==> design/flow/run.sh <==
#!/bin/bash
# the make line also repeats each setting of config.mk as NAME=value (left out here)
make -C /OpenROAD-flow-scripts/flow DESIGN_CONFIG=/design/flow/config.mk WORK_HOME=/design/flow/orfs CLKGATE_MAP_FILE= finish
==> design/flow/config.mk <==
export PLATFORM = sky130hd
export DESIGN_NAME = cordic
export DESIGN_NICKNAME = cordic
export VERILOG_FILES = /design/flow/design.v
export SDC_FILE = /design/flow/constraint.sdc
export NUM_CORES = 4
export LEC_CHECK = 0
export ABC_AREA = 1
export CAP_MARGIN = 0
export CORE_MARGIN = 2
export CORE_UTILIZATION = 72
export CTS_CLUSTER_SIZE = 10
export PLACE_DENSITY = 0.42
export SLEW_MARGIN = 20
export TNS_END_PERCENT = 5
==> design/flow/constraint.sdc <==
create_clock -name core_clock -period 2.03 [get_ports {clk}]
set_input_delay 0.4060 -clock core_clock [delete_from_list [all_inputs] [get_ports {clk}]]
set_output_delay 0.4060 -clock core_clock [all_outputs]
set_load 0.01 [all_outputs]
==> design/flow/design.v <==
module cordic(clk, angle, sine, cosine);
  input clk;
  input signed [31:0] angle;  
  output signed [15:0] sine;  
  output signed [15:0] cosine;
  reg signed [15:0] x [0:12];
  reg signed [15:0] y [0:12];
  reg signed [31:0] z [0:12];
  parameter scaling_factor = 19896;  
  wire [1:0] sector;
  assign sector = angle[31:30];
  assign sine = y[12];
  assign cosine = x[12];
  wire signed [31:0] theta [0:12];
  assign theta [ 0] = 'h20000000;   
  assign theta [ 1] = 'h12E4051D;   
  assign theta [ 2] = 'h9FB385B;    
  assign theta [ 3] = 'h51111D4;    
  assign theta [ 4] = 'h28B0D43;    
  assign theta [ 5] = 'h145D7E1;    
  assign theta [ 6] = 'hA2F61E;     
  assign theta [ 7] = 'h517C55;     
  assign theta [ 8] = 'h28BE53;     
  assign theta [ 9] = 'h145F2E;     
  assign theta [10] = 'hA2F98;      
  assign theta [11] = 'h517CC;      
  assign theta [12] = 'h28BE6;      
  always @(posedge clk)
  begin 
    if (sector == 2'b00) begin
	  x[0] <= scaling_factor;
      y[0] <= 0;
      z[0] <= angle;      
    end
    else if  (sector == 2'b11) begin
	  x[0] <= scaling_factor;
      y[0] <= 0;
      z[0] <= angle;      
    end      
    else if (sector == 2'b01) begin
      x[0] <= -0;
      y[0] <= scaling_factor;
      z[0] <= {2'b00,angle[29:0]};      
    end
    else if (sector == 2'b10) begin
      x[0] <= 0;
      y[0] <= -scaling_factor;
      z[0] <= {2'b11,angle[29:0]};
    end
  end
  genvar i;
  generate
    for (i=0; i<13; i=i+1)
      begin
        wire sgn; 
	assign sgn = z[i][31];  
	wire signed [15:0] xnew, ynew;
        assign xnew = x[i] >>> i;  
        assign ynew = y[i] >>> i;
        always @(posedge clk)
          begin
            if (sgn==1)
              begin
                x[i+1] <= x[i]+ynew;
                y[i+1] <= y[i]-xnew;
                z[i+1] <= z[i]+theta[i];
              end
            else
              begin
                x[i+1] <= x[i]-ynew;
                y[i+1] <= y[i]+xnew;
                z[i+1] <= z[i]-theta[i];
              end
          end
      end
  endgenerate
endmodule
==> flow_summary.ini, run 1 <==
; physical design summary
[outcome]
outcome = did not finish
haltStage = global routing (5_1_grt)
tool.error = [ERROR GRT-0116] Global routing finished with congestion. Check the congestion regions in the DRC Viewer.

[logic_synthesis]
xor_area_share_pct = 8.23
ys_sh_aoi_pct = 8.80
top_area_cell = dfxtp_1
synthesis.nets = 9941
yosysChipArea_um2 = 59200
simple_gate_share_pct = 33.0
top_cell_area_share_pct = 24.5
synthDistinctLibCells = 52
adder_share_pct = 15.9
synth-seq-cells = 724
synth.most_common_cell = nand2_1
mux_share_pct = 0.0338
ys_seq_share_pct = 24.5
synth_area_um2 = 59200
synth_cells = 9176
topCombFamilyByArea = simple AND/OR/NAND/NOR gates
yosys_warnings = 4
ys_async_sr_fraction_pct = 0
synth.avg_cell_area_um2 = 6.45
top_cells_by_area = dfxtp_1, nand2_1, ha_1
synthTopCellsByCount = nand2_1, inv_1, nor2_1
ys_cells = 9176
synth_top_flop_cell = dfxtp_1
edf_count = 0

[grt]
track_usage_pct = 83.7
gr-total-overflow = 951

[place]
dp_hpwl_mm = 150
gp_congestion = 1.04
port_buffers = 64

[cts]
cts_made_buffers = 87
cts-root-buf = clkbuf_16
htreeDepth = 3
cts_sinks = 724
cts_buffer_depth = 3

[floorplan]
die_h_um = 291
core.rowCount = 105
fp_util_pct = 72.5
ios = 65
die-area_um2 = 84600
die_w_um = 291
coreArea_um2 = 81700
layer usage:
layer | overflow | track usage [%]
met5 | 8 | 52.4
met4 | 292 | 84.2
met3 | 61 | 73.0
met2 | 531 | 98.0
met1 | 59 | 81.0
stage by stage:
step / setup WS (ns) / utilization [%] / cells / hold slack [ns] / instance area [um^2]
after CTS: -0.500 / 94.0 / 11800 / 0.161 / 76800
after detailed placement: -0.606 / 87.7 / 11600 / 0.312 / 71600
after global placement: -0.417 / 87.7 / 11600 / 0.310 / 71600
after floorplan: -0.250 / - / 9176 / 0.310 / 59500
repair_timing:
| action | in CTS |
|---|---|
| setup endpoints to repair | 487 |
| gates resized | 546 |
| hold buffers | 0 |
| pin swaps | 174 |
| buffers inserted | 34 |
==> run 2, diff against run 1 <==
- ABC_AREA: 1 -> unset
- CAP_MARGIN: 0 -> 20
- CTS_CLUSTER_DIAMETER: unset -> 147
- CTS_CLUSTER_SIZE: 10 -> unset
- PLACE_DENSITY: 0.42 -> 0.66
- SETUP_SLACK_MARGIN: unset -> -0.23
- TNS_END_PERCENT: 5 -> unset
- clock period: 2.03 -> 2.77 ns (I/O delays scaled with it)
==> flow_summary.ini, run 2 <==
; physical design summary
[place]
place_ws_ns = -0.454
gp_congestion = 0.925
dp_hpwl_mm = 90.5
port_buffers = 64
place_area_um2 = 56000

[logic_synthesis]
ys_sh_aoi_pct = 19.7
adder_share_pct = 20.2
synth.avg_cell_area_um2 = 9.04
ys_cells = 5156
topCombFamilyByArea = adder cells
ys_async_sr_fraction_pct = 0
synth-seq-cells = 724
top_area_cell = dfxtp_1
synthDistinctLibCells = 83
yosysChipArea_um2 = 46600
synth_area_um2 = 46600
mux_share_pct = 1.05
xor_area_share_pct = 13.4
synthesis.nets = 5921
simple_gate_share_pct = 11.7
ys_seq_share_pct = 31.1
synthTopCellsByCount = dfxtp_1, ha_1, a21oi_1
synth_top_flop_cell = dfxtp_1
top_cell_area_share_pct = 31.1
yosys_warnings = 4
edf_count = 0
synth.most_common_cell = dfxtp_1
synth_cells = 5156
top_cells_by_area = dfxtp_1, ha_1, xnor2_1

[floorplan]
core.rowCount = 93
die-area_um2 = 66800
die_h_um = 258
coreArea_um2 = 64200
fp_util_pct = 72.6
ios = 65
die_w_um = 258

[cts]
cts_buffer_depth = 3
htreeDepth = 3
cts-root-buf = clkbuf_16
cts_sinks = 724
cts_made_buffers = 77
hold_buffers = 0

[outcome]
outcome = did not finish
haltStage = global routing (5_1_grt)
tool.error = [ERROR DPL-0038] Utilization greater than 100%, impossible to legalize
run 2: what timing repair did:
action,CTS
pin swaps,155
hold endpoints to repair,0
gates resized,246
buffers inserted,105
setup endpoints to repair,116
run 2: metrics by stage:
stage / TNS, ns / cells
2_1_floorplan: -32.15 / 5156
3_3_place_gp: -20.11 / 6936
3_5_place_dp: -35.61 / 6936
4_1_cts: -28.23 / 7173
==> run 3, diff against run 2 <==
- ABC_AREA: unset -> 1
- CELL_PAD_IN_SITES_GLOBAL_PLACEMENT: unset -> 2
- CORE_ASPECT_RATIO: unset -> 0.5
- CORE_UTILIZATION: 72 -> 40
- CTS_CLUSTER_DIAMETER: 147 -> unset
- CTS_CLUSTER_SIZE: unset -> 10
- GPL_ROUTABILITY_DRIVEN: unset -> 0
- GPL_TIMING_DRIVEN: unset -> 0
- PLACE_DENSITY: 0.66 -> unset
- PLACE_DENSITY_LB_ADDON: unset -> 0.12
- SETUP_SLACK_MARGIN: -0.23 -> 0.93
- SLEW_MARGIN: 20 -> 5
- TNS_END_PERCENT: unset -> 30
- clock period: 2.77 -> 3.5 ns (I/O delays scaled with it)
==> flow_summary.ini, run 3 <==
; flow metrics
[logic_synthesis]
edf_count = 0
simple_gate_share_pct = 33.0
topCombFamilyByArea = simple AND/OR/NAND/NOR gates
synthesis.nets = 9941
adder_share_pct = 15.9
yosysChipArea_um2 = 59200
ys_seq_share_pct = 24.5
top_cell_area_share_pct = 24.5
mux_share_pct = 0.0338
ys_sh_aoi_pct = 8.80
yosys_warnings = 4
top_area_cell = dfxtp_1
synth.most_common_cell = nand2_1
synth.avg_cell_area_um2 = 6.45
ys_async_sr_fraction_pct = 0
ys_cells = 9176
synthTopCellsByCount = nand2_1, inv_1, nor2_1
synth_area_um2 = 59200
xor_area_share_pct = 8.23
synthDistinctLibCells = 52
synth_cells = 9176
top_cells_by_area = dfxtp_1, nand2_1, ha_1
synth-seq-cells = 724
synth_top_flop_cell = dfxtp_1

[min_path]
hold_end = z[1][17]$_DFF_P_
min-delay-start = z[0][17]$_DFFE_PP_
holdPathStages = 0
worstHoldPathType = reg2reg

[critical_path]
r2r-start = x[8][9]$_DFF_P_
crit_required_ns = 4.06
path_depth = 11
crit_start = x[8][9]$_DFF_P_
worst_r2r_endpoint = y[9][14]$_DFF_P_
worst_path_largest_cell_delay_ns = 0.40
crit_end = y[9][14]$_DFF_P_
reg2reg_depth = 11
cp_max_fo = 4
path_buffers = 2
critPathSlowestCell = dfxtp_1
critPathTopFamily = AND-OR/OR-AND gates
r2r_slack_ns = 0.97
critical_path_class = reg2reg
worstPathCellList = inv_1 -> ha_1 -> a21oi_1 -> xor2_1 -> inv_1 -> ha_1 -> nand2_1 -> o21ai_1 -> o21ai_0 -> nand2_1 -> xor2_1
critPathCaptureType = flip-flop
cp-start-kind = flip-flop
cp.arrival_ns = 3.09

[sta]
whs_ns = 0.307
slew_headroom_pct = 51.4
fin_crit_ns = 2.53
worstMarginPinSlew_ns = 0.721
hold_viol_final = 0
rsz0062_at_grt = yes
fmax_ghz = 0.395
skew_ns = 0.0214
fin_crit_sh_pct = 72.3
slew_violations = 0
fin_setup_tns_ns = 0
setup_viol = 0

[route]
totalWireLength_mm = 161
drt_iter0_markers = 2114
via_per_inst = 4.70
wire_per_inst_um = 14.1
drtPass1Iterations = 7
n_antenna_cell = 0
vias = 53700
postRouteAntennaNets = 0
drc = 0

[place]
dp_hpwl_mm = 134
port_buffers = 64
dp.cells = 11200

[run]
warnings = 70
maxCapViolCount = 0

[cts]
cts-root-buf = clkbuf_16
cts_buffer_depth = 3
cts_sinks = 724
cts_made_buffers = 86
clkSlewWorstSetupHoldPaths_ns = 0.07
insertion_delay_ns = 0.68
htreeDepth = 3
cts_tree = built

[floorplan]
die-area_um2 = 151000
die_w_um = 548
ios = 65
coreArea_um2 = 146000
fp_util_pct = 40.5
die_h_um = 276
core.rowCount = 99

[layout]
post-route-util_pct = 46.4
syn2layout_area_growth_pct = 14.6
finalNonFillerCells = 11400
fin_nets = 10200

[grt]
grt_pass1_vias = 53200
track_usage_pct = 21.1
antenna_found_initial = 0
grt_pass1_wl_mm = 264
gr-total-overflow = 0
grt_max_degree = 30

[outcome]
outcome = no timing/DRC/antenna violations
[run 3: through the flow]
stage          instance area [um^2]  setup slack (ns)
2_1_floorplan                 59200             0.832
6_report                      67900             0.971
5_1_grt                       67900             0.839
3_5_place_dp                  62300            0.0680
4_1_cts                       65400             0.812
3_3_place_gp                  62300            -0.246
[run 3: area by class of cell]
type                       count  area (um^2)
timing repair buffer         162         1430
sequential                   724        14600
tap                         1969         2460
clock inverter                10          135
buffer                        37          355
fill                       15800        78500
clock buffer                 111         2360
multi-input combinational   6952        41000
inverter                    1463         5550
[run 3: layer usage]
layer / vias up / share of wire (%) / global-route usage, %
met5: - / 0 / 0
met4: 0 / 2.8 / 5.64
met3: 222 / 2.2 / 2.24
met2: 604 / 49 / 38.8
met1: 23400 / 46 / 25.8
li1: 29500 / - / -
[run 3: timing repair]
action / CTS / global route
endpoints found under the setup margin: 528 / 219
setup buffers: 14 / 82
gates cloned: 1 / 1
hold buffers: 0 / 0
pin swaps: 14 / 172
resized: 150 / 520
==> run 4, diff against run 3 <==
- ABC_AREA: 1 -> 0
- CELL_PAD_IN_SITES_DETAIL_PLACEMENT: unset -> 2
- CELL_PAD_IN_SITES_GLOBAL_PLACEMENT: 2 -> unset
- CORE_ASPECT_RATIO: 0.5 -> 1.31
- CORE_MARGIN: 2 -> 10
- CORE_UTILIZATION: 40 -> 26
- CTS_CLUSTER_DIAMETER: unset -> 188
- CTS_CLUSTER_SIZE: 10 -> unset
- GPL_ROUTABILITY_DRIVEN: 0 -> 1
- GPL_TIMING_DRIVEN: 0 -> unset
- PLACE_DENSITY_LB_ADDON: 0.12 -> 0.08
- SETUP_SLACK_MARGIN: 0.93 -> unset
- SLEW_MARGIN: 5 -> 20
- TNS_END_PERCENT: 30 -> unset
- clock period: 3.5 -> 5.11 ns (I/O delays scaled with it)
==> flow_summary.ini, run 4 <==
; flow metrics
[sta]
hold_viol_final = 0
fmax_ghz = 0.247
fin_crit_sh_pct = 79.2
slew_headroom_pct = 24.4
fin_setup_tns_ns = 0
rsz0062_at_grt = no
slew_violations = 0
setup_viol = 0
worstMarginPinSlew_ns = 1.12
skew_ns = 0.0425
fin_crit_ns = 4.05

[critical_path]
worst_r2r_endpoint = z[4][28]$_DFF_P_
crit_required_ns = 5.73
critPathSlowestCell = dfxtp_1
cp-start-kind = flip-flop
r2r-start = z[3][31]$_DFF_P_
r2r_slack_ns = 1.06
critical_path_class = reg2reg
cp.arrival_ns = 4.67
cp_max_fo = 13
critPathCaptureType = flip-flop
worstPathCellList = inv_1 -> fa_1 -> a21o_1 -> a21o_1 -> a21oi_1 -> o21ai_1 -> a21oi_1 -> o211ai_1 -> o21a_1 -> and2_1 -> o41ai_1 -> xnor2_1
critPathTopFamily = AND-OR/OR-AND gates
crit_end = z[4][28]$_DFF_P_
worst_path_largest_cell_delay_ns = 0.69
path_buffers = 1
path_depth = 12
reg2reg_depth = 12
crit_start = z[3][31]$_DFF_P_

[logic_synthesis]
yosys_warnings = 4
yosysChipArea_um2 = 46600
synthTopCellsByCount = dfxtp_1, ha_1, a21oi_1
top_cell_area_share_pct = 31.1
edf_count = 0
ys_cells = 5156
simple_gate_share_pct = 11.7
mux_share_pct = 1.05
synth_cells = 5156
synth.avg_cell_area_um2 = 9.04
adder_share_pct = 20.2
synth_top_flop_cell = dfxtp_1
synth-seq-cells = 724
xor_area_share_pct = 13.4
topCombFamilyByArea = adder cells
synth.most_common_cell = dfxtp_1
top_area_cell = dfxtp_1
synthesis.nets = 5921
synthDistinctLibCells = 83
ys_seq_share_pct = 31.1
top_cells_by_area = dfxtp_1, ha_1, xnor2_1
ys_sh_aoi_pct = 19.7
synth_area_um2 = 46600
ys_async_sr_fraction_pct = 0

[floorplan]
die-area_um2 = 197000
core.rowCount = 177
die_w_um = 390
die_h_um = 505
coreArea_um2 = 178000
fp_util_pct = 26.2
ios = 65

[route]
postRouteAntennaNets = 0
drc = 0
totalWireLength_mm = 128
drtPass1Iterations = 6
drt_iter0_markers = 762
wire_per_inst_um = 16.6
via_per_inst = 4.80
n_antenna_cell = 0
vias = 36900

[grt]
grt_max_degree = 39
gr-total-overflow = 0
antenna_found_initial = 0
grt_pass1_vias = 41100
track_usage_pct = 12.8
grt_pass1_wl_mm = 210

[cts]
cts_setup_buffers = 0
insertion_delay_ns = 0.71
cts_sinks = 724
cts_buffer_depth = 3
cts-root-buf = clkbuf_16
htreeDepth = 3
cts-resized-gates = 0
clkSlewWorstSetupHoldPaths_ns = 0.05
cts_tree = built
hold_buffers = 0
cts_made_buffers = 91

[place]
dp.cells = 7516
gp_congestion = 0.818
port_buffers = 64
place_area_um2 = 50200
dp_hpwl_mm = 105

[layout]
syn2layout_area_growth_pct = 14.3
post-route-util_pct = 30.0
fillCellCount = 19900
final_area_um2 = 53300
fin_nets = 6047
finalNonFillerCells = 7679

[run]
warnings = 67
maxCapViolCount = 0

[min_path]
min-delay-start = z[0][27]$_DFFE_PP_
hold_end = z[1][27]$_DFF_P_
holdPathStages = 0
worstHoldPathType = reg2reg

[outcome]
outcome = no timing/DRC/antenna violations
[run 4: per-stage QoR]
step	setup WS (ns)	hold WS [ns]
finish	1.06	0.324
global route	0.839	0.332
floorplan	1.23	0.310
CTS	0.934	0.327
global placement	1.08	0.311
detailed placement	0.977	0.314
[run 4: area by class of cell]
type / count / area (um^2) / share of cell area, %
clock inverter: 28 / 398 / 0.747
clock buffer: 135 / 2710 / 5.08
tap: 2327 / 2910 / 5.47
multi-input combinational: 4086 / 30800 / 57.8
timing repair buffer: 96 / 881 / 1.65
inverter: 283 / 1060 / 1.99
sequential: 724 / 14500 / 27.2
[run 4: layer usage]
layer / vias to the layer above / wire (um) / GRT usage, %
met5: - / 0 / 0
met2: 343 / 73900 / 27.1
li1: 18500 / - / -
met4: 0 / 5520 / 5.87
met1: 17700 / 45300 / 11.6
met3: 234 / 3140 / 1.68
==> run 5, diff against run 4 <==
- ABC_AREA: 0 -> unset
- CELL_PAD_IN_SITES_DETAIL_PLACEMENT: 2 -> unset
- CORE_ASPECT_RATIO: 1.31 -> 0.88
- CORE_MARGIN: 10 -> 2
- CORE_UTILIZATION: 26 -> 51
- CTS_CLUSTER_DIAMETER: 188 -> unset
- CTS_CLUSTER_SIZE: unset -> 95
- PLACE_DENSITY_LB_ADDON: 0.08 -> unset
- SLEW_MARGIN: 20 -> 40
- clock period: 5.11 -> 4.74 ns (I/O delays scaled with it)
==> flow_summary.ini, run 5 <==
; flow metrics
[floorplan]
ios = 65
coreArea_um2 = 90100
fp_util_pct = 51.7
die-area_um2 = 93800
die_w_um = 326
core.rowCount = 103
die_h_um = 288

[critical_path]
cp-start-kind = flip-flop
critical_path_class = reg2reg
worst_r2r_endpoint = x[2][15]$_DFF_P_
path_buffers = 1
worst_path_largest_cell_delay_ns = 0.45
cp_max_fo = 7
cpMostUsedCell = a21oi_1
critPathTopFamily = AND-OR/OR-AND gates
crit_required_ns = 5.30
crit_end = x[2][15]$_DFF_P_
reg2reg_depth = 15
worstPathCellList = inv_1 -> ha_1 -> mux2_2 -> ha_1 -> fa_1 -> a21o_1 -> a21oi_1 -> o21bai_1 -> a21oi_1 -> o21bai_1 -> a21oi_1 -> o21ai_0 -> a21o_1 -> a21oi_1 -> xnor2_1
crit_start = x[1][3]$_DFF_P_
r2r_slack_ns = 1.08
path_depth = 15
critPathSlowestCell = dfxtp_1
critPathCaptureType = flip-flop
cp.arrival_ns = 4.22
r2r-start = x[1][3]$_DFF_P_

[logic_synthesis]
mux_share_pct = 1.05
ys_async_sr_fraction_pct = 0
ys_sh_aoi_pct = 19.7
xor_area_share_pct = 13.4
ys_seq_share_pct = 31.1
synth_area_um2 = 46600
simple_gate_share_pct = 11.7
yosysChipArea_um2 = 46600
top_cells_by_area = dfxtp_1, ha_1, xnor2_1
synthDistinctLibCells = 83
top_area_cell = dfxtp_1
topCombFamilyByArea = adder cells
top_cell_area_share_pct = 31.1
synth.avg_cell_area_um2 = 9.04
synth.most_common_cell = dfxtp_1
synthTopCellsByCount = dfxtp_1, ha_1, a21oi_1
edf_count = 0
synth_top_flop_cell = dfxtp_1
adder_share_pct = 20.2
ys_cells = 5156
yosys_warnings = 4
synthesis.nets = 5921
synth_cells = 5156
synth-seq-cells = 724

[run]
warnings = 67
maxCapViolCount = 0

[min_path]
hold_end = z[1][15]$_DFF_P_
min-delay-start = z[0][15]$_DFFE_PP_
worstHoldPathType = reg2reg
holdPathStages = 0

[route]
vias = 34700
met3_length_mm = 2.92
drt_iter0_markers = 1518
drc = 0
via_per_inst = 5.31
drtPass1Iterations = 7
highest_layer = met4
postRouteAntennaNets = 0
wl_met1_mm = 47.0
met2_length_mm = 41.6
wire_per_inst_um = 14.4
totalWireLength_mm = 94.1

[cts]
cts_sinks = 724
cts_tree = built
cts_made_buffers = 82
htreeDepth = 3
clkSlewWorstSetupHoldPaths_ns = 0.06
hold_buffers = 0
insertion_delay_ns = 0.64
cts-resized-gates = 0
cts_setup_buffers = 0
cts-root-buf = clkbuf_16
cts_buffer_depth = 3

[grt]
antenna_found_initial = 0
grt_pass1_vias = 32900
grt_pass1_wl_mm = 158
gr-total-overflow = 0
grt_max_degree = 41
track_usage_pct = 19.8

[sta]
fin_crit_sh_pct = 77.3
worstMarginPinSlew_ns = 0.852
slew_violations = 0
hold_viol_final = 0
skew_ns = 0.0197
setup_viol = 0
fmax_ghz = 0.273
fin_crit_ns = 3.66
slew_headroom_pct = 42.4
fin_setup_tns_ns = 0
rsz0062_at_grt = no

[layout]
final_area_um2 = 51300
finalNonFillerCells = 6530
fin_nets = 6027
fillCellCount = 8134
syn2layout_area_growth_pct = 10.1

[place]
port_buffers = 64
dp.cells = 6385
dp_hpwl_mm = 75.0
place_area_um2 = 48700
gp_congestion = 0.853

[outcome]
outcome = no timing/DRC/antenna violations
[run 5: metrics by stage]
stage / hold WS, ns / setup slack (ns) / utilization (%)
after floorplan: 0.310 / 0.857 / -
after global placement: 0.310 / 1.17 / 54.0
after detailed placement: 0.312 / 1.11 / 54.1
after CTS: 0.325 / 1.06 / 57.0
after global routing: 0.328 / 0.784 / 57.0
final: 0.323 / 1.08 / 57.0
[run 5: per-layer routing]
metal | vias up | GRT usage, %
li1 | 18600 | -
met1 | 15500 | 26.8
met2 | 449 | 32.7
met3 | 160 | 2.82
met4 | 0 | 5.88
met5 | - | 0
[run 5: area by class of cell]
type,count,area [um^2],share of cell area (%)
diodes,1,2.50,0.00488
inverters,283,1060,2.07
flip-flops and latches,724,14500,28.2
clock inverters,28,240,0.468
repair buffers,85,811,1.58
well taps,1207,1510,2.94
multi-input cells,4086,30800,60.1
clock buffers,116,2370,4.62
==> run 6, diff against run 5 <==
- ABC_AREA: unset -> 1
- CORE_ASPECT_RATIO: 0.88 -> unset
- CORE_UTILIZATION: 51 -> 64
- CTS_CLUSTER_SIZE: 95 -> unset
- GPL_ROUTABILITY_DRIVEN: 1 -> unset
- SLEW_MARGIN: 40 -> 20
- clock period: 4.74 -> 1.03 ns (I/O delays scaled with it)
==> flow_summary.ini, run 6 <==
; physical design summary
[logic_synthesis]
synth-seq-cells = 724
edf_count = 0
yosys_warnings = 4
synth_top_flop_cell = dfxtp_1
top_cell_area_share_pct = 24.5
ys_sh_aoi_pct = 8.80
synth.avg_cell_area_um2 = 6.45
synthTopCellsByCount = nand2_1, inv_1, nor2_1
ys_seq_share_pct = 24.5
adder_share_pct = 15.9
synthesis.nets = 9941
top_area_cell = dfxtp_1
synth_cells = 9176
ys_cells = 9176
synth_area_um2 = 59200
synthDistinctLibCells = 52
yosysChipArea_um2 = 59200
xor_area_share_pct = 8.23
topCombFamilyByArea = simple AND/OR/NAND/NOR gates
mux_share_pct = 0.0338
synth.most_common_cell = nand2_1
top_cells_by_area = dfxtp_1, nand2_1, ha_1
simple_gate_share_pct = 33.0
ys_async_sr_fraction_pct = 0

[floorplan]
die_w_um = 308
core.rowCount = 111
ios = 65
fp_util_pct = 64.6
die-area_um2 = 95000
coreArea_um2 = 91700
die_h_um = 308

[place]
place_area_um2 = 78500
gp_congestion = 1.00
port_buffers = 64
dp_hpwl_mm = 157
place_ws_ns = -1.50

[cts]
cts_sinks = 724
htreeDepth = 3
cts-root-buf = clkbuf_16
cts_buffer_depth = 3
cts_made_buffers = 78

[outcome]
tool.error = [ERROR GRT-0116] Global routing finished with congestion. Check the congestion regions in the DRC Viewer.
outcome = did not finish
haltStage = global routing (5_1_grt)

[grt]
gr-total-overflow = 1207
track_usage_pct = 86.9
==> run 6: what timing repair did <==
action	4_1_cts
pin swaps	653
gates resized	1151
setup endpoints to repair	659
setup buffers	163
hold endpoints to repair	22
cloned	6
hold buffers	22
==> run 6: per-stage QoR <==
step	setup TNS, ns	utilization [%]	hold WS (ns)	cells
CTS	-661.29	95.5	0.000978	12400
detailed placement	-650.20	85.6	0.312	12000
floorplan	-492.00	-	0.234	9176
global placement	-611.60	85.6	0.311	12000
==> run 6: layer usage <==
| metal | overflow | global-route usage [%] |
|---|---|---|
| met1 | 24 | 82.7 |
| met4 | 413 | 93.6 |
| met3 | 56 | 75.9 |
| met5 | 8 | 52.8 |
| met2 | 706 | 101 |
==> run 7, diff against run 6 <==
- ABC_AREA: 1 -> unset
- SETUP_SLACK_MARGIN: unset -> 0.6
- clock period: 1.03 -> 2.36 ns (I/O delays scaled with it)
==> flow_summary.ini, run 7 <==
; physical design summary
[outcome]
outcome = did not finish
haltStage = global routing (5_1_grt)
tool.error = [ERROR DPL-0038] Utilization greater than 100%, impossible to legalize

[logic_synthesis]
synthesis.nets = 5921
yosys_warnings = 4
ys_sh_aoi_pct = 19.7
simple_gate_share_pct = 11.7
synth_cells = 5156
top_cell_area_share_pct = 31.1
topCombFamilyByArea = adder cells
adder_share_pct = 20.2
ys_cells = 5156
synth.most_common_cell = dfxtp_1
synthTopCellsByCount = dfxtp_1, ha_1, a21oi_1
yosysChipArea_um2 = 46600
top_cells_by_area = dfxtp_1, ha_1, xnor2_1
xor_area_share_pct = 13.4
synth_top_flop_cell = dfxtp_1
synth_area_um2 = 46600
edf_count = 0
mux_share_pct = 1.05
top_area_cell = dfxtp_1
synthDistinctLibCells = 83
ys_async_sr_fraction_pct = 0
synth-seq-cells = 724
synth.avg_cell_area_um2 = 9.04
ys_seq_share_pct = 31.1

[place]
gp_congestion = 0.943
dp_hpwl_mm = 97.4
place_ws_ns = -0.854
place_area_um2 = 61800
dp.cells = 7629
port_buffers = 64

[floorplan]
core.rowCount = 98
die-area_um2 = 75000
die_h_um = 274
coreArea_um2 = 71700
fp_util_pct = 65.0
ios = 65
die_w_um = 274

[cts]
cts_sinks = 724
cts_buffer_depth = 3
htreeDepth = 3
cts-root-buf = clkbuf_16
cts_made_buffers = 81
==> run 7: stage by stage <==
step	TNS (ns)	util, %
after floorplan	-103.82	-
after global placement	-94.83	86.2
after detailed placement	-115.73	86.2
after CTS	-117.08	95.9
==> run 7: what timing repair did <==
item                                    4_1_cts
endpoints found under the setup margin      579
buffers inserted                            266
gates resized                               435
hold buffers                                  0
pin swaps                                   393
cloned                                        3
==> run 8, diff against run 7 <==
- CORE_UTILIZATION: 64 -> 40
- SETUP_SLACK_MARGIN: 0.6 -> unset
- clock period: 2.36 -> 4.85 ns (I/O delays scaled with it)
==> flow_summary.ini, run 8 <==
; flow metrics
[layout]
fin_nets = 6029
finalNonFillerCells = 6853
fillCellCount = 11200
syn2layout_area_growth_pct = 11.3
final_area_um2 = 51800

[logic_synthesis]
synth.avg_cell_area_um2 = 9.04
synth.most_common_cell = dfxtp_1
top_area_cell = dfxtp_1
synth_area_um2 = 46600
ys_async_sr_fraction_pct = 0
ys_cells = 5156
xor_area_share_pct = 13.4
top_cells_by_area = dfxtp_1, ha_1, xnor2_1
mux_share_pct = 1.05
synth-seq-cells = 724
synth_cells = 5156
ys_seq_share_pct = 31.1
simple_gate_share_pct = 11.7
yosysChipArea_um2 = 46600
synthesis.nets = 5921
ys_sh_aoi_pct = 19.7
topCombFamilyByArea = adder cells
yosys_warnings = 4
edf_count = 0
adder_share_pct = 20.2
synth_top_flop_cell = dfxtp_1
synthDistinctLibCells = 83
top_cell_area_share_pct = 31.1
synthTopCellsByCount = dfxtp_1, ha_1, a21oi_1

[cts]
cts_buffer_depth = 3
cts_sinks = 724
cts_setup_buffers = 0
cts-root-buf = clkbuf_16
insertion_delay_ns = 0.64
clkSlewWorstSetupHoldPaths_ns = 0.06
cts_made_buffers = 82
htreeDepth = 3
hold_buffers = 0
cts_tree = built
cts-resized-gates = 0

[grt]
gr-total-overflow = 0
track_usage_pct = 15.1
grt_pass1_vias = 33900
antenna_found_initial = 0
grt_pass1_wl_mm = 155
grt_max_degree = 39

[place]
place_area_um2 = 49100
dp_hpwl_mm = 73.7
dp.cells = 6704
gp_congestion = 0.862
port_buffers = 64

[sta]
hold_viol_final = 0
fmax_ghz = 0.272
fin_crit_ns = 3.67
whs_ns = 0.320
slew_violations = 0
rsz0062_at_grt = no
skew_ns = 0.0263
slew_headroom_pct = 28.4
setup_viol = 0
fin_crit_sh_pct = 75.7
worstMarginPinSlew_ns = 1.07
fin_setup_tns_ns = 0

[critical_path]
worstPathCellList = inv_1 -> ha_1 -> mux2i_1 -> fa_1 -> a21o_1 -> a21oi_1 -> o21bai_1 -> a21oi_1 -> o21bai_1 -> a41o_1 -> o41a_1 -> a21o_1 -> a21oi_1 -> xnor2_1
critPathCaptureType = flip-flop
worst_path_largest_cell_delay_ns = 0.50
crit_required_ns = 5.42
r2r_slack_ns = 1.18
cpMostUsedCell = a21oi_1
cp.arrival_ns = 4.24
crit_start = x[11][11]$_DFF_P_
critPathSlowestCell = dfxtp_1
reg2reg_depth = 14
path_buffers = 1
cp_max_fo = 4
critical_path_class = reg2reg
cp-start-kind = flip-flop
crit_end = y[12][14]$_DFF_P_
r2r-start = x[11][11]$_DFF_P_
path_depth = 14
critPathTopFamily = AND-OR/OR-AND gates
worst_r2r_endpoint = y[12][14]$_DFF_P_

[route]
n_antenna_cell = 0
drt_iter0_markers = 1341
wire_per_inst_um = 13.3
via_per_inst = 5.06
vias = 34700
drc = 0
totalWireLength_mm = 91.4
postRouteAntennaNets = 0
drtPass1Iterations = 5

[run]
warnings = 67
maxCapViolCount = 0

[floorplan]
die_w_um = 345
coreArea_um2 = 116000
fp_util_pct = 40.2
core.rowCount = 125
die-area_um2 = 119000
die_h_um = 345
ios = 65

[outcome]
outcome = no timing/DRC/antenna violations

[min_path]
holdPathStages = 0
worstHoldPathType = reg2reg
min-delay-start = z[0][19]$_DFFE_PP_
hold_end = z[1][19]$_DFF_P_
## run 8: final cells by class
class	instances	area [um^2]	area share, %
clock buffer	118	2410	4.65
clock inverter	31	353	0.681
inverter	283	1060	2.05
multi-input combinational	4086	30800	59.4
sequential	724	14500	28.0
tap	1524	1910	3.68
timing repair buffer	87	813	1.57
## run 8: metrics by stage
step / util (%) / setup WS, ns
6_report: 44.7 / 1.18
2_1_floorplan: - / 0.967
3_5_place_dp: 42.4 / 1.17
4_1_cts: 44.7 / 1.15
3_3_place_gp: 42.4 / 1.21
5_1_grt: 44.7 / 0.846
## run 8: routing by layer
layer	wire, um	vias to the layer above	global-route usage [%]
met1	38700	15500	16.3
li1	-	18600	-
met3	2200	206	2.02
met4	3510	0	6.27
met5	0	-	0
met2	47000	414	29.0
==> run 9, diff against run 8 <==
- ABC_AREA: unset -> 1
- CAP_MARGIN: 20 -> 35
- CORE_UTILIZATION: 40 -> 72
- CTS_CLUSTER_SIZE: unset -> 10
- HOLD_SLACK_MARGIN: unset -> 0.27
- PLACE_DENSITY: unset -> 0.42
- clock period: 4.85 -> 2.59 ns (I/O delays scaled with it)
==> flow_summary.ini, run 9 <==
; flow metrics
[critical_path]
path_depth = 16
path_buffers = 3
cpMostUsedCell = nand2_1
critPathTopFamily = simple AND/OR/NAND/NOR gates
critPathSlowestCell = ha_1
worstPathCellList = inv_2 -> ha_4 -> nand3_2 -> nor4_2 -> buf_4 -> nor2_1 -> xor2_1 -> ha_1 -> nand2_2 -> inv_2 -> a21oi_2 -> nor3_1 -> nor2_1 -> nand2_1 -> nand2_1 -> nand2_1
critical_path_class = reg2reg
crit_required_ns = 3.13
critPathCaptureType = flip-flop
worst_r2r_endpoint = x[7][13]$_DFF_P_
r2r-start = y[6][7]$_DFF_P_
r2r_slack_ns = -0.03
cp_max_fo = 4
reg2reg_depth = 16
worst_path_largest_cell_delay_ns = 0.38
crit_end = x[7][13]$_DFF_P_
cp-start-kind = flip-flop
cp.arrival_ns = 3.15
crit_start = y[6][7]$_DFF_P_

[outcome]
outcome = complete, but fails checks
violations = negative setup slack

[logic_synthesis]
top_area_cell = dfxtp_1
top_cells_by_area = dfxtp_1, nand2_1, ha_1
ys_async_sr_fraction_pct = 0
top_cell_area_share_pct = 24.5
synthDistinctLibCells = 52
synth_area_um2 = 59200
yosysChipArea_um2 = 59200
ys_cells = 9176
yosys_warnings = 4
synth.most_common_cell = nand2_1
synth_cells = 9176
synth-seq-cells = 724
synth_top_flop_cell = dfxtp_1
edf_count = 0
simple_gate_share_pct = 33.0
ys_seq_share_pct = 24.5
synth.avg_cell_area_um2 = 6.45
synthesis.nets = 9941
synthTopCellsByCount = nand2_1, inv_1, nor2_1
xor_area_share_pct = 8.23
mux_share_pct = 0.0338
topCombFamilyByArea = simple AND/OR/NAND/NOR gates
ys_sh_aoi_pct = 8.80
adder_share_pct = 15.9

[route]
postRouteAntennaNets = 0
drc = 0
via_per_inst = 5.68
vias = 59900
drt_iter0_markers = 5309
drtPass1Iterations = 9
totalWireLength_mm = 167
wire_per_inst_um = 15.9

[place]
port_buffers = 64
dp_hpwl_mm = 129
gp_congestion = 0.986

[min_path]
hold_end = z[0][21]$_DFFE_PP_
worstHoldPathType = in2reg
holdPathStages = 1
min-delay-start = angle[21]

[floorplan]
die-area_um2 = 84600
die_h_um = 291
fp_util_pct = 72.5
coreArea_um2 = 81700
core.rowCount = 105
die_w_um = 291
ios = 65

[cts]
cts_tree = built
cts_made_buffers = 86
cts_buffer_depth = 3
hold_buffers = 0
cts-root-buf = clkbuf_16
htreeDepth = 3
clkSlewWorstSetupHoldPaths_ns = 0.06
insertion_delay_ns = 0.66
cts_sinks = 724

[run]
warnings = 71
maxCapViolCount = 0

[grt]
grt_max_degree = 30
track_usage_pct = 37.1
grt_pass1_vias = 56200
antenna_found_initial = 1
gr-total-overflow = 0
grt_pass1_wl_mm = 264

[sta]
worstMarginPinSlew_ns = 0.760
fmax_ghz = 0.382
slew_violations = 0
hold_viol_final = 0
setup_viol = 2
fin_ws_ns = -0.0261
fin_crit_sh_pct = 101
rsz0062_at_grt = yes
skew_ns = 0.0274
fin_crit_ns = 2.62
slew_headroom_pct = 48.8

[layout]
post-route-util_pct = 81.1
fillCellCount = 5930
fin_nets = 10200
syn2layout_area_growth_pct = 11.9
==> run 9: through the flow <==
stage               cell area [um^2]  worst slack [ns]  hold WS (ns)  TNS (ns)  cells
global route                   66300            -0.118         0.305     -2.60  10500
CTS                            64500          -0.00263         0.279  -0.00263  10500
detailed placement             62000           -0.0702         0.312    -0.295  10400
floorplan                      59200           0.00234         0.310         0   9176
finish                         66300           -0.0261         0.297   -0.0375  10500
global placement               62000           -0.0166         0.310   -0.0166  10400
==> run 9: area by class of cell <==
cell class                 instances  area, um^2  area share [%]
antenna                            2        5.00         0.00755
clock inverter                     7        85.1           0.128
timing repair buffer             211        1830            2.76
multi-input combinational       6952       40600            61.2
inverter                        1463        5510            8.32
clock buffer                     115        2370            3.58
tap                             1070        1340            2.02
sequential                       724       14600            22.0
==> run 9: timing repair <==
action / 4_1_cts / 5_1_grt
pin swaps: 7 / 127
gates resized: 20 / 412
setup endpoints to repair: 17 / 175
buffers inserted: 0 / 32
gates cloned: 0 / 0
==> run 9: per-layer routing <==
layer	global-route usage, %	part of all wire [%]	up-vias
met4	15.5	4.5	0
met3	4.35	7.1	604
met5	0	0	-
met1	46.0	41	27100
li1	-	-	29500
met2	65.2	48	2702
==> run 10, diff against run 9 <==
- ABC_AREA: 1 -> unset
- CAP_MARGIN: 35 -> 20
- CORE_UTILIZATION: 72 -> 48
- CTS_CLUSTER_SIZE: 10 -> 95
- GPL_ROUTABILITY_DRIVEN: unset -> 0
- HOLD_SLACK_MARGIN: 0.27 -> unset
- PLACE_DENSITY: 0.42 -> unset
- PLACE_DENSITY_LB_ADDON: unset -> 0.27
- SLEW_MARGIN: 20 -> 40
- clock period: 2.59 -> 6.06 ns (I/O delays scaled with it)
==> flow_summary.ini, run 10 <==
; flow metrics
[outcome]
outcome = no timing/DRC/antenna violations

[logic_synthesis]
ys_seq_share_pct = 31.1
synth-seq-cells = 724
edf_count = 0
top_cells_by_area = dfxtp_1, ha_1, xnor2_1
synthDistinctLibCells = 83
synth_top_flop_cell = dfxtp_1
synthTopCellsByCount = dfxtp_1, ha_1, a21oi_1
topCombFamilyByArea = adder cells
synth_cells = 5156
synth.most_common_cell = dfxtp_1
simple_gate_share_pct = 11.7
ys_sh_aoi_pct = 19.7
adder_share_pct = 20.2
top_area_cell = dfxtp_1
mux_share_pct = 1.05
ys_cells = 5156
synth_area_um2 = 46600
yosysChipArea_um2 = 46600
xor_area_share_pct = 13.4
ys_async_sr_fraction_pct = 0
yosys_warnings = 4
synth.avg_cell_area_um2 = 9.04
synthesis.nets = 5921
top_cell_area_share_pct = 31.1

[layout]
syn2layout_area_growth_pct = 10.4
fillCellCount = 8829
fin_nets = 6018

[run]
maxCapViolCount = 0
warnings = 67

[grt]
grt_pass1_vias = 34300
antenna_found_initial = 0
track_usage_pct = 18.0
gr-total-overflow = 0
grt_max_degree = 45
grt_pass1_wl_mm = 153

[route]
drc = 0
n_antenna_cell = 0
drt_iter0_markers = 1329
totalWireLength_mm = 90.3
wire_per_inst_um = 13.7
postRouteAntennaNets = 0
vias = 34900
drtPass1Iterations = 5
via_per_inst = 5.29

[sta]
setup_viol = 0
slew_violations = 0
slew_headroom_pct = 42.3
skew_ns = 0.0226
rsz0062_at_grt = no
fin_ws_ns = 1.83
fin_crit_sh_pct = 69.8
hold_viol_final = 0
fin_crit_ns = 4.23
worstMarginPinSlew_ns = 0.854
fin_setup_tns_ns = 0
fmax_ghz = 0.237

[floorplan]
fp_util_pct = 48.3
coreArea_um2 = 96400
die_h_um = 316
core.rowCount = 114
die_w_um = 316
ios = 65
die-area_um2 = 99600

[min_path]
hold_end = z[1][22]$_DFF_P_
worstHoldPathType = reg2reg
min-delay-start = z[0][22]$_DFFE_PP_
holdPathStages = 0

[critical_path]
reg2reg_depth = 12
path_depth = 12
cp-start-kind = flip-flop
worst_path_largest_cell_delay_ns = 0.70
cp.arrival_ns = 4.75
critical_path_class = reg2reg
crit_required_ns = 6.59
worstPathCellList = clkinv_1 -> ha_1 -> a21o_1 -> a21oi_1 -> o21ai_1 -> nand2_1 -> o31ai_2 -> a41oi_1 -> o311ai_1 -> a31oi_1 -> o31ai_1 -> a21oi_1
crit_end = z[8][31]$_DFF_P_
crit_start = z[7][31]$_DFF_P_
critPathTopFamily = AND-OR/OR-AND gates
cpMostUsedCell = a21oi_1
worst_r2r_endpoint = z[8][31]$_DFF_P_
r2r-start = z[7][31]$_DFF_P_
cp_max_fo = 22
r2r_slack_ns = 1.83
critPathCaptureType = flip-flop
critPathSlowestCell = clkinv_1
path_buffers = 1

[cts]
cts_sinks = 724
cts_tree = built
htreeDepth = 3
clkSlewWorstSetupHoldPaths_ns = 0.06
cts_buffer_depth = 3
cts_setup_buffers = 0
cts-resized-gates = 0
hold_buffers = 0
cts-root-buf = clkbuf_16
cts_made_buffers = 82
insertion_delay_ns = 0.64

[place]
dp_hpwl_mm = 72.2
place_ws_ns = 2.04
port_buffers = 64
[run 10: cell type report]
type	count	area, um^2	share of cell area, %
sequential	724	14500	28.2
inverter	283	1060	2.06
timing repair buffer	76	731	1.42
multi-input combinational	4086	30800	59.9
clock buffer	114	2390	4.64
clock inverter	32	343	0.666
tap	1276	1600	3.10
[run 10: routing by layer]
| layer | vias up | global-route usage, % | wire (um) |
|---|---|---|---|
| met1 | 15600 | 19.1 | 37600 |
| met3 | 239 | 2.32 | 2300 |
| li1 | 18600 | - | - |
| met2 | 485 | 34.9 | 46200 |
| met5 | - | 0 | 0 |
| met4 | 0 | 8.70 | 4240 |
[run 10: metrics by stage]
step / cell area, um^2 / hold slack (ns) / utilization [%] / instances
floorplan: 46600 / 0.310 / - / 5156
global placement: 48700 / 0.311 / 50.5 / 6445
detailed placement: 48700 / 0.312 / 50.5 / 6445
CTS: 51400 / 0.322 / 53.3 / 6591
global route: 51400 / 0.332 / 53.4 / 6591
finish: 51400 / 0.321 / 53.4 / 6591
==> run 11, diff against run 10 <==
- CORE_UTILIZATION: 48 -> 72
- CTS_CLUSTER_DIAMETER: unset -> 202
- CTS_CLUSTER_SIZE: 95 -> 14
- GPL_ROUTABILITY_DRIVEN: 0 -> unset
- PLACE_DENSITY_LB_ADDON: 0.27 -> 0.29
- SETUP_SLACK_MARGIN: unset -> 0.15
- SLEW_MARGIN: 40 -> 20
- clock period: 6.06 -> 1.79 ns (I/O delays scaled with it)
==> flow_summary.ini, run 11 <==
; physical design summary
[logic_synthesis]
synth.avg_cell_area_um2 = 9.04
yosysChipArea_um2 = 46600
xor_area_share_pct = 13.4
simple_gate_share_pct = 11.7
topCombFamilyByArea = adder cells
top_area_cell = dfxtp_1
synth_cells = 5156
ys_seq_share_pct = 31.1
synthesis.nets = 5921
top_cell_area_share_pct = 31.1
synth_area_um2 = 46600
synthTopCellsByCount = dfxtp_1, ha_1, a21oi_1
ys_sh_aoi_pct = 19.7
synth-seq-cells = 724
edf_count = 0
ys_cells = 5156
top_cells_by_area = dfxtp_1, ha_1, xnor2_1
synth_top_flop_cell = dfxtp_1
adder_share_pct = 20.2
yosys_warnings = 4
synth.most_common_cell = dfxtp_1
ys_async_sr_fraction_pct = 0
mux_share_pct = 1.05
synthDistinctLibCells = 83

[place]
gp_congestion = 0.964
port_buffers = 64

[floorplan]
die_w_um = 258
die-area_um2 = 66800
fp_util_pct = 72.6
ios = 65
core.rowCount = 93
coreArea_um2 = 64200
die_h_um = 258

[outcome]
tool.error = [ERROR DPL-0033] detailed placement checks failed during check placement.
outcome = did not finish
haltStage = detailed placement (3_5_place_dp)
-- run 11: through the flow --
stage / hold WS, ns / worst slack (ns) / setup TNS [ns]
2_1_floorplan: 0.310 / -1.58 / -340.73
3_3_place_gp: 0.310 / -1.28 / -311.91
==> run 12, diff against run 11 <==
- CTS_CLUSTER_DIAMETER: 202 -> 336
- CTS_CLUSTER_SIZE: 14 -> 98
- PLACE_DENSITY_LB_ADDON: 0.29 -> unset
- SETUP_SLACK_MARGIN: 0.15 -> unset
- TNS_END_PERCENT: unset -> 15
- clock period: 1.79 -> 2.78 ns (I/O delays scaled with it)
==> flow_summary.ini, run 12 <==
; physical design summary
[outcome]
outcome = did not finish
haltStage = global routing (5_1_grt)
tool.error = [ERROR GRT-0232] Routing congestion too high. Check the congestion heatmap in the GUI.

[logic_synthesis]
top_cell_area_share_pct = 31.1
synth_top_flop_cell = dfxtp_1
ys_cells = 5156
synthTopCellsByCount = dfxtp_1, ha_1, a21oi_1
adder_share_pct = 20.2
synth_cells = 5156
simple_gate_share_pct = 11.7
edf_count = 0
synth.most_common_cell = dfxtp_1
yosysChipArea_um2 = 46600
topCombFamilyByArea = adder cells
xor_area_share_pct = 13.4
synthesis.nets = 5921
synthDistinctLibCells = 83
mux_share_pct = 1.05
synth-seq-cells = 724
synth_area_um2 = 46600
top_area_cell = dfxtp_1
synth.avg_cell_area_um2 = 9.04
ys_seq_share_pct = 31.1
ys_async_sr_fraction_pct = 0
ys_sh_aoi_pct = 19.7
yosys_warnings = 4
top_cells_by_area = dfxtp_1, ha_1, xnor2_1

[floorplan]
fp_util_pct = 72.6
die_h_um = 258
ios = 65
die_w_um = 258
die-area_um2 = 66800
core.rowCount = 93
coreArea_um2 = 64200

[grt]
track_usage_pct = 70.6
gr-total-overflow = 95

[cts]
cts-root-buf = clkbuf_16
cts_sinks = 724
cts_made_buffers = 11
cts_buffer_depth = 3
htreeDepth = 1
hold_buffers = 0

[place]
place_area_um2 = 56200
gp_congestion = 0.968
dp_hpwl_mm = 92.3
port_buffers = 64
## run 12: metal layers
metal | overflow | track usage (%)
met1 | 5 | 66.7
met4 | 43 | 72.9
met2 | 36 | 93.1
met3 | 9 | 52.6
met5 | 2 | 21.4
## run 12: through the flow
step / worst slack, ns / setup TNS [ns] / instances / hold WS [ns] / utilization, %
after floorplan: -0.595 / -42.50 / 5156 / 0.310 / -
after global placement: -0.449 / -22.38 / 6967 / 0.310 / 87.5
after detailed placement: -0.659 / -39.94 / 6967 / 0.312 / 87.5
after CTS: -0.450 / -18.74 / 7071 / 0.277 / 92.0
## run 12: repair_timing
item	in CTS
cloned	1
buffers inserted	88
resized	418
setup endpoints to repair	222
hold endpoints to repair	0
pin swaps	235
==> run 13, diff against run 12 <==
- CAP_MARGIN: 20 -> 5
- CELL_PAD_IN_SITES_DETAIL_PLACEMENT: unset -> 1
- CORE_ASPECT_RATIO: unset -> 0.66
- CORE_UTILIZATION: 72 -> 19
- CTS_CLUSTER_DIAMETER: 336 -> unset
- CTS_CLUSTER_SIZE: 98 -> unset
- SETUP_SLACK_MARGIN: unset -> 0.29
- TNS_END_PERCENT: 15 -> 10
- clock period: 2.78 -> 4.68 ns (I/O delays scaled with it)
==> flow_summary.ini, run 13 <==
; flow metrics
[critical_path]
r2r-start = y[2][2]$_DFF_P_
path_depth = 16
path_buffers = 1
critPathSlowestCell = dfxtp_1
r2r_slack_ns = 0.84
worst_r2r_endpoint = x[3][14]$_DFF_P_
cp.arrival_ns = 4.35
reg2reg_depth = 16
crit_end = x[3][14]$_DFF_P_
crit_required_ns = 5.19
cpMostUsedCell = o21a_1
crit_start = y[2][2]$_DFF_P_
worstPathCellList = inv_1 -> ha_1 -> nor2_1 -> xor2_1 -> ha_1 -> fa_1 -> a21o_1 -> a21oi_1 -> o21bai_1 -> a21oi_1 -> nor2b_1 -> o21a_1 -> o21a_1 -> o21a_1 -> o41ai_1 -> xnor2_1
cp_max_fo = 6
critical_path_class = reg2reg
critPathTopFamily = AND-OR/OR-AND gates
cp-start-kind = flip-flop
worst_path_largest_cell_delay_ns = 0.48
critPathCaptureType = flip-flop

[grt]
grt_max_degree = 40
grt_pass1_vias = 38600
grt_pass1_wl_mm = 198
gr-total-overflow = 0
track_usage_pct = 9.41
antenna_found_initial = 4

[place]
place_area_um2 = 51300
port_buffers = 64
dp.cells = 8455
dp_hpwl_mm = 96.0
gp_congestion = 0.854
place_ws_ns = 0.881

[sta]
fin_crit_sh_pct = 82.1
slew_headroom_pct = 27.3
hold_viol_final = 0
rsz0062_at_grt = no
slew_violations = 0
setup_viol = 0
fin_ws_ns = 0.836
fmax_ghz = 0.260
whs_ns = 0.329
skew_ns = 0.0218
fin_crit_ns = 3.84
worstMarginPinSlew_ns = 1.09
fin_setup_tns_ns = 0

[run]
warnings = 67
maxCapViolCount = 0

[logic_synthesis]
synth.most_common_cell = dfxtp_1
synthesis.nets = 5921
synth_area_um2 = 46600
topCombFamilyByArea = adder cells
synthTopCellsByCount = dfxtp_1, ha_1, a21oi_1
synth_cells = 5156
top_cell_area_share_pct = 31.1
synthDistinctLibCells = 83
adder_share_pct = 20.2
ys_sh_aoi_pct = 19.7
yosys_warnings = 4
synth-seq-cells = 724
ys_cells = 5156
mux_share_pct = 1.05
ys_seq_share_pct = 31.1
xor_area_share_pct = 13.4
synth.avg_cell_area_um2 = 9.04
top_area_cell = dfxtp_1
yosysChipArea_um2 = 46600
synth_top_flop_cell = dfxtp_1
ys_async_sr_fraction_pct = 0
top_cells_by_area = dfxtp_1, ha_1, xnor2_1
edf_count = 0
simple_gate_share_pct = 11.7

[route]
via_per_inst = 4.31
drtPass1Iterations = 5
wire_per_inst_um = 14.1
drt_iter0_markers = 2154
totalWireLength_mm = 121
postRouteAntennaNets = 0
drc = 0
vias = 36900

[floorplan]
coreArea_um2 = 244000
core.rowCount = 147
fp_util_pct = 19.1
die_w_um = 614
die_h_um = 406
die-area_um2 = 249000
ios = 65

[cts]
insertion_delay_ns = 0.64
cts-resized-gates = 0
cts_buffer_depth = 3
cts_tree = built
hold_buffers = 0
clkSlewWorstSetupHoldPaths_ns = 0.07
cts_made_buffers = 68
cts_setup_buffers = 0
cts_sinks = 724
cts-root-buf = clkbuf_16
htreeDepth = 3

[min_path]
min-delay-start = z[0][17]$_DFFE_PP_
hold_end = z[1][17]$_DFF_P_
worstHoldPathType = reg2reg
holdPathStages = 0

[layout]
fin_nets = 6012
final_area_um2 = 53600
syn2layout_area_growth_pct = 15.0
finalNonFillerCells = 8577

[outcome]
outcome = no timing/DRC/antenna violations
run 13: routing by layer:
| metal | vias up | part of all wire, % | track usage, % |
|---|---|---|---|
| met3 | 188 | 3.1 | 1.37 |
| met5 | - | 0.011 | 0 |
| met1 | 17700 | 52 | 13.3 |
| met4 | 2 | 2.1 | 2.05 |
| li1 | 18500 | - | - |
| met2 | 561 | 43 | 15.0 |
run 13: area by class of cell:
type	instances	area [um^2]
diodes	1	2.50
inverters	283	1060
repair buffers	84	791
clock inverters	31	420
multi-input cells	4086	30800
well taps	3278	4100
clock buffers	90	1900
flip-flops and latches	724	14500
fillers	28800	190000
run 13: metrics by stage:
stage / util, %
2_1_floorplan: -
3_3_place_gp: 21.0
3_5_place_dp: 21.0
4_1_cts: 22.0
5_1_grt: 22.0
6_report: 22.0
==> run 14, diff against run 13 <==
- CAP_MARGIN: 5 -> 20
- CELL_PAD_IN_SITES_DETAIL_PLACEMENT: 1 -> unset
- CORE_ASPECT_RATIO: 0.66 -> unset
- CORE_UTILIZATION: 19 -> 30
- SETUP_SLACK_MARGIN: 0.29 -> unset
- TNS_END_PERCENT: 10 -> unset
- clock period: 4.68 -> 5.18 ns (I/O delays scaled with it)
==> flow_summary.ini, run 14 <==
; flow metrics
[route]
totalWireLength_mm = 90.7
drc = 0
via_per_inst = 4.66
drt_iter0_markers = 1048
drtPass1Iterations = 5
wire_per_inst_um = 12.3
postRouteAntennaNets = 0
vias = 34300
n_antenna_cell = 0

[sta]
fin_crit_sh_pct = 71.1
hold_viol_final = 0
skew_ns = 0.0292
fin_crit_ns = 3.68
fmax_ghz = 0.272
slew_headroom_pct = 28.1
worstMarginPinSlew_ns = 1.08
rsz0062_at_grt = no
fin_setup_tns_ns = 0
slew_violations = 0
setup_viol = 0
fin_ws_ns = 1.50

[cts]
cts_setup_buffers = 0
cts_made_buffers = 76
cts-resized-gates = 0
htreeDepth = 3
cts_tree = built
cts-root-buf = clkbuf_16
cts_buffer_depth = 3
clkSlewWorstSetupHoldPaths_ns = 0.06
hold_buffers = 0
cts_sinks = 724
insertion_delay_ns = 0.65

[critical_path]
crit_end = z[9][30]$_DFF_P_
cpMostUsedCell = a21oi_1
critical_path_class = reg2reg
worst_r2r_endpoint = z[9][30]$_DFF_P_
crit_start = z[8][31]$_DFF_P_
critPathSlowestCell = inv_1
critPathTopFamily = AND-OR/OR-AND gates
cp_max_fo = 24
r2r_slack_ns = 1.50
cp.arrival_ns = 4.26
critPathCaptureType = flip-flop
path_depth = 12
cp-start-kind = flip-flop
path_buffers = 1
reg2reg_depth = 12
worst_path_largest_cell_delay_ns = 0.64
worstPathCellList = inv_1 -> ha_1 -> nor2b_1 -> o31a_1 -> or4_1 -> a311o_1 -> a31oi_1 -> a21oi_1 -> nor2_1 -> o2111ai_1 -> a21oi_1 -> xnor2_1
crit_required_ns = 5.75
r2r-start = z[8][31]$_DFF_P_

[grt]
grt_max_degree = 45
grt_pass1_wl_mm = 155
antenna_found_initial = 0
track_usage_pct = 11.3
grt_pass1_vias = 33500
gr-total-overflow = 0

[logic_synthesis]
yosysChipArea_um2 = 46600
synth-seq-cells = 724
top_cells_by_area = dfxtp_1, ha_1, xnor2_1
synth_cells = 5156
synth_area_um2 = 46600
ys_sh_aoi_pct = 19.7
ys_cells = 5156
edf_count = 0
simple_gate_share_pct = 11.7
synthTopCellsByCount = dfxtp_1, ha_1, a21oi_1
ys_seq_share_pct = 31.1
yosys_warnings = 4
topCombFamilyByArea = adder cells
synthDistinctLibCells = 83
top_cell_area_share_pct = 31.1
synthesis.nets = 5921
ys_async_sr_fraction_pct = 0
adder_share_pct = 20.2
synth_top_flop_cell = dfxtp_1
mux_share_pct = 1.05
synth.most_common_cell = dfxtp_1
top_area_cell = dfxtp_1
xor_area_share_pct = 13.4
synth.avg_cell_area_um2 = 9.04

[min_path]
holdPathStages = 0
hold_end = z[1][18]$_DFF_P_
min-delay-start = z[0][18]$_DFFE_PP_
worstHoldPathType = reg2reg

[floorplan]
ios = 65
die-area_um2 = 159000
die_w_um = 398
die_h_um = 398
fp_util_pct = 30.2
core.rowCount = 144
coreArea_um2 = 154000

[place]
gp_congestion = 0.859
port_buffers = 64
dp.cells = 7215
place_ws_ns = 1.46
place_area_um2 = 49700
dp_hpwl_mm = 72.4

[layout]
finalNonFillerCells = 7356
fin_nets = 6014
final_area_um2 = 52300
syn2layout_area_growth_pct = 12.3
fillCellCount = 15900

[run]
maxCapViolCount = 0
warnings = 67

[outcome]
outcome = no timing/DRC/antenna violations
==> run 14: layout make-up <==
type / instances / area, um^2 / area share (%)
Multi-Input combinational cell: 4086 / 30800 / 58.9
Sequential cell: 724 / 14500 / 27.7
Tap cell: 2044 / 2560 / 4.89
Clock buffer: 108 / 2270 / 4.33
Inverter: 283 / 1060 / 2.03
Timing Repair Buffer: 78 / 746 / 1.43
Clock inverter: 33 / 380 / 0.727
==> run 14: metal layers <==
metal  global-route usage, %  part of all wire [%]
met5                       0                     0
met4                    3.69                   2.9
met3                    1.70                   2.6
met2                    20.2                    48
met1                    13.7                    47
==> run 14: stage by stage <==
| stage | utilization, % | hold slack (ns) |
|---|---|---|
| after floorplan | - | 0.310 |
| after global placement | 32.2 | 0.312 |
| after detailed placement | 32.2 | 0.312 |
| after CTS | 33.9 | 0.327 |
| after global routing | 33.9 | 0.332 |
| final | 33.9 | 0.325 |
==> run 15, diff against run 14 <==
- CORE_UTILIZATION: 30 -> 40
- SETUP_SLACK_MARGIN: unset -> -0.3
- clock period: 5.18 -> 3.41 ns (I/O delays scaled with it)
==> flow_summary.ini, run 15 <==
; flow metrics
[sta]
worstMarginPinSlew_ns = 0.776
fin_setup_tns_ns = -0.0192
fin_crit_sh_pct = 101
slew_headroom_pct = 48.2
fmax_ghz = 0.292
fin_crit_ns = 3.43
skew_ns = 0.0213
hold_viol_final = 0
fin_ws_ns = -0.0192
slew_violations = 0
setup_viol = 1

[logic_synthesis]
topCombFamilyByArea = adder cells
yosys_warnings = 4
ys_cells = 5156
synth-seq-cells = 724
synth_area_um2 = 46600
ys_seq_share_pct = 31.1
top_cells_by_area = dfxtp_1, ha_1, xnor2_1
ys_async_sr_fraction_pct = 0
top_cell_area_share_pct = 31.1
synth_cells = 5156
mux_share_pct = 1.05
simple_gate_share_pct = 11.7
synthTopCellsByCount = dfxtp_1, ha_1, a21oi_1
yosysChipArea_um2 = 46600
synth.avg_cell_area_um2 = 9.04
synth_top_flop_cell = dfxtp_1
synthesis.nets = 5921
edf_count = 0
xor_area_share_pct = 13.4
adder_share_pct = 20.2
synthDistinctLibCells = 83
ys_sh_aoi_pct = 19.7
synth.most_common_cell = dfxtp_1
top_area_cell = dfxtp_1

[route]
n_antenna_cell = 0
totalWireLength_mm = 94.1
postRouteAntennaNets = 0
vias = 35100
drt_iter0_markers = 1353
drtPass1Iterations = 5
drc = 0
wire_per_inst_um = 13.5
via_per_inst = 5.03

[critical_path]
reg2reg_depth = 12
worst_r2r_endpoint = z[5][31]$_DFF_P_
r2r-start = z[4][31]$_DFF_P_
worst_path_largest_cell_delay_ns = 0.48
worstPathCellList = clkinvlp_4 -> buf_4 -> ha_1 -> and2_1 -> a221o_1 -> a21o_1 -> a211o_1 -> nand2_1 -> o21ai_1 -> or4_1 -> a21oi_1 -> o2bb2ai_1
cp-start-kind = flip-flop
critPathSlowestCell = or4_1
cp_max_fo = 15
crit_required_ns = 3.90
r2r_slack_ns = -0.02
crit_end = z[5][31]$_DFF_P_
critPathTopFamily = AND-OR/OR-AND gates
critPathCaptureType = flip-flop
crit_start = z[4][31]$_DFF_P_
critical_path_class = reg2reg
path_buffers = 2
path_depth = 12
cp.arrival_ns = 3.92

[min_path]
min-delay-start = z[0][21]$_DFFE_PP_
worstHoldPathType = reg2reg
holdPathStages = 0
hold_end = z[1][21]$_DFF_P_

[outcome]
outcome = complete, but fails checks
violations = negative setup slack

[cts]
cts_made_buffers = 82
cts_buffer_depth = 3
clkSlewWorstSetupHoldPaths_ns = 0.06
cts_setup_buffers = 0
cts-root-buf = clkbuf_16
cts_tree = built
insertion_delay_ns = 0.64
htreeDepth = 3
cts_sinks = 724

[run]
maxCapViolCount = 0
warnings = 68

[grt]
grt_pass1_vias = 34400
track_usage_pct = 15.6
gr-total-overflow = 0
grt_max_degree = 38
antenna_found_initial = 0
grt_pass1_wl_mm = 160

[floorplan]
die-area_um2 = 119000
die_h_um = 345
coreArea_um2 = 116000
ios = 65
die_w_um = 345
fp_util_pct = 40.2
core.rowCount = 125

[place]
place_ws_ns = -0.102
dp_hpwl_mm = 76.1
gp_congestion = 0.899
port_buffers = 64

[layout]
fillCellCount = 11100
syn2layout_area_growth_pct = 13.8
fin_nets = 6150
run 15: cell type report:
class | count | area, um^2 | area share, %
multi-input cells | 4086 | 30800 | 58.1
flip-flops and latches | 724 | 14500 | 27.3
clock buffers | 116 | 2410 | 4.54
well taps | 1524 | 1910 | 3.59
repair buffers | 208 | 1810 | 3.41
inverters | 283 | 1070 | 2.02
clock inverters | 36 | 528 | 0.995
run 15: stage by stage:
stage	area [um^2]	instances	utilization [%]	hold WS, ns
after floorplan	46600	5156	-	0.310
after global placement	50100	6825	43.2	0.312
final	53000	6977	45.8	0.324
after detailed placement	50100	6825	43.2	0.312
after global routing	53000	6977	45.8	0.327
after CTS	53000	6977	45.8	0.324
run 15: per-layer routing:
layer | up-vias | track usage [%] | part of all wire, %
li1 | 18800 | - | -
met4 | 0 | 6.21 | 3.9
met2 | 419 | 29.4 | 50
met3 | 202 | 2.00 | 2.5
met1 | 15600 | 17.5 | 43
met5 | - | 0 | 0
run 15: timing repair:
action	4_1_cts	5_1_grt
hold buffers	0	0
gates resized	0	2
endpoints found under the setup margin	0	2
